==> run a: inputs <==
==> flow/design.v (excerpt) <==
module ARM (
  input         clk,
  input         rst,
  output [31:0] IMEM_ADDR,
  input  [31:0] IMEM_DATA,
  output        SRAM_WE_N,
  output [16:0] SRAM_ADDR,
  output [31:0] SRAM_DQ_OUT,
  input  [31:0] SRAM_DQ_IN
);
clock: 10.6 ns
lec_check: 0
abc_area: 1
cap_margin: 5
cell_pad_in_sites_detail_placement: 0
core_margin: 2
core_utilization: 70
cts_cluster_diameter: 263
cts_cluster_size: 65
gpl_routability_driven: 1
gpl_timing_driven: 1
hold_slack_margin: -0.03
max_routing_layer: met4
place_density: 0.65
slew_margin: 25
run.sh (not shown) runs the stock make flow with config.mk's settings and CLKGATE_MAP_FILE=.
==> run b: changes against run a <==
==> flow/config.mk (replaced) <==
export PLATFORM = sky130hd
export DESIGN_NAME = ARM
export DESIGN_NICKNAME = ARM
export VERILOG_FILES = /design/flow/design.v
export SDC_FILE = /design/flow/constraint.sdc
export NUM_CORES = 4
export LEC_CHECK = 0
export ABC_AREA = 0
export CAP_MARGIN = 40
export CELL_PAD_IN_SITES_DETAIL_PLACEMENT = 1
export CELL_PAD_IN_SITES_GLOBAL_PLACEMENT = 2
export CORE_ASPECT_RATIO = 0.67
export CORE_MARGIN = 2
export CORE_UTILIZATION = 71
export CTS_CLUSTER_SIZE = 40
export GPL_TIMING_DRIVEN = 0
export HOLD_SLACK_MARGIN = 0.15
export PLACE_DENSITY_LB_ADDON = 0.23
export SETUP_SLACK_MARGIN = 1.0
export SLEW_MARGIN = 5
export TNS_END_PERCENT = 80
==> flow/constraint.sdc (replaced) <==
create_clock -name core_clock -period 20.0 [get_ports {clk}]
set_input_delay 4.0000 -clock core_clock [delete_from_list [all_inputs] [get_ports {clk}]]
set_output_delay 4.0000 -clock core_clock [all_outputs]
set_load 0.01 [all_outputs]
==> run c: changes against run a <==
==> flow/config.mk (replaced) <==
export PLATFORM = sky130hd
export DESIGN_NAME = ARM
export DESIGN_NICKNAME = ARM
export VERILOG_FILES = /design/flow/design.v
export SDC_FILE = /design/flow/constraint.sdc
export NUM_CORES = 4
export LEC_CHECK = 0
export CAP_MARGIN = 5
export CELL_PAD_IN_SITES_DETAIL_PLACEMENT = 0
export CORE_MARGIN = 2
export CORE_UTILIZATION = 58
export CTS_CLUSTER_DIAMETER = 263
export GPL_ROUTABILITY_DRIVEN = 1
export GPL_TIMING_DRIVEN = 1
export HOLD_SLACK_MARGIN = -0.03
export PLACE_DENSITY_LB_ADDON = 0.1
export SLEW_MARGIN = 25
==> flow/constraint.sdc (replaced) <==
create_clock -name core_clock -period 21.1 [get_ports {clk}]
set_input_delay 4.2200 -clock core_clock [delete_from_list [all_inputs] [get_ports {clk}]]
set_output_delay 4.2200 -clock core_clock [all_outputs]
set_load 0.01 [all_outputs]
==> results <==
- Die area: run b < run a < run c.
- Run b aborted during global placement without I/O. Run a aborted during global routing, error GRT-0232. Run c ran to the end with no violations.
- Synthesized cell count is the same in run b and run c.
- Area after synthesis: run a is higher than run b (about 2.7%).

* * *

==> delta <==
Starting RTL as in the previous note.
clock: 12.0 ns
lec_check: 0
cap_margin: 20
core_margin: 2
core_utilization: 58
setup_slack_margin: -1.21
slew_margin: 20
==> inputs of violet, as changes to delta <==
--- a/flow/config.mk
+++ b/flow/config.mk
@@ -7,6 +7,6 @@
 export LEC_CHECK = 0
-export CAP_MARGIN = 20
+export CAP_MARGIN = 40
 export CORE_MARGIN = 2
-export CORE_UTILIZATION = 58
-export SETUP_SLACK_MARGIN = -1.21
-export SLEW_MARGIN = 20
+export CORE_UTILIZATION = 40
+export SETUP_SLACK_MARGIN = 5.0
+export SLEW_MARGIN = 30
==> flow/constraint.sdc (replaced) <==
create_clock -name core_clock -period 19.0 [get_ports {clk}]
set_input_delay 3.8000 -clock core_clock [delete_from_list [all_inputs] [get_ports {clk}]]
set_output_delay 3.8000 -clock core_clock [all_outputs]
set_load 0.01 [all_outputs]
==> inputs of quartz, as changes to delta <==
--- a/flow/config.mk
+++ b/flow/config.mk
@@ -7,6 +7,14 @@
 export LEC_CHECK = 0
-export CAP_MARGIN = 20
+export CAP_MARGIN = 5
+export CELL_PAD_IN_SITES_DETAIL_PLACEMENT = 1
 export CORE_MARGIN = 2
-export CORE_UTILIZATION = 58
-export SETUP_SLACK_MARGIN = -1.21
-export SLEW_MARGIN = 20
+export CORE_UTILIZATION = 15
+export CTS_CLUSTER_DIAMETER = 263
+export GPL_ROUTABILITY_DRIVEN = 1
+export GPL_TIMING_DRIVEN = 1
+export HOLD_SLACK_MARGIN = -0.03
+export MIN_ROUTING_LAYER = met2
+export PLACE_DENSITY_LB_ADDON = 0.1
+export SETUP_SLACK_MARGIN = 5.0
+export SLEW_MARGIN = 25
+export TNS_END_PERCENT = 75
==> flow/constraint.sdc (replaced) <==
create_clock -name core_clock -period 30.4 [get_ports {clk}]
set_input_delay 6.0800 -clock core_clock [delete_from_list [all_inputs] [get_ports {clk}]]
set_output_delay 6.0800 -clock core_clock [all_outputs]
set_load 0.01 [all_outputs]
==> inputs of yarrow, as changes to delta <==
--- a/flow/config.mk
+++ b/flow/config.mk
@@ -7,6 +7,14 @@
 export LEC_CHECK = 0
+export ABC_AREA = 0
 export CAP_MARGIN = 20
+export CELL_PAD_IN_SITES_DETAIL_PLACEMENT = 1
 export CORE_MARGIN = 2
-export CORE_UTILIZATION = 58
-export SETUP_SLACK_MARGIN = -1.21
-export SLEW_MARGIN = 20
+export CORE_UTILIZATION = 26
+export GPL_ROUTABILITY_DRIVEN = 1
+export GPL_TIMING_DRIVEN = 0
+export HOLD_SLACK_MARGIN = -0.0
+export MAX_ROUTING_LAYER = met5
+export MIN_ROUTING_LAYER = met1
+export SETUP_SLACK_MARGIN = 2.83
+export SLEW_MARGIN = 0
+export TNS_END_PERCENT = 45
==> flow/constraint.sdc (replaced) <==
create_clock -name core_clock -period 20.0 [get_ports {clk}]
set_input_delay 4.0000 -clock core_clock [delete_from_list [all_inputs] [get_ports {clk}]]
set_output_delay 4.0000 -clock core_clock [all_outputs]
set_load 0.01 [all_outputs]
==> results <==
quartz produced a clean layout. yarrow produced a clean layout. violet completed with no timing, DRC or antenna violations. delta reached the layout checks and failed them: negative setup slack. Routed wire length, highest first: yarrow, quartz, violet, delta. Die area, highest first: quartz, yarrow, violet, delta. The highest sequential share of layout area belongs to violet, the lowest to yarrow. The lowest via count belongs to violet, the highest to quartz. Area after synthesis is the same in quartz and delta.
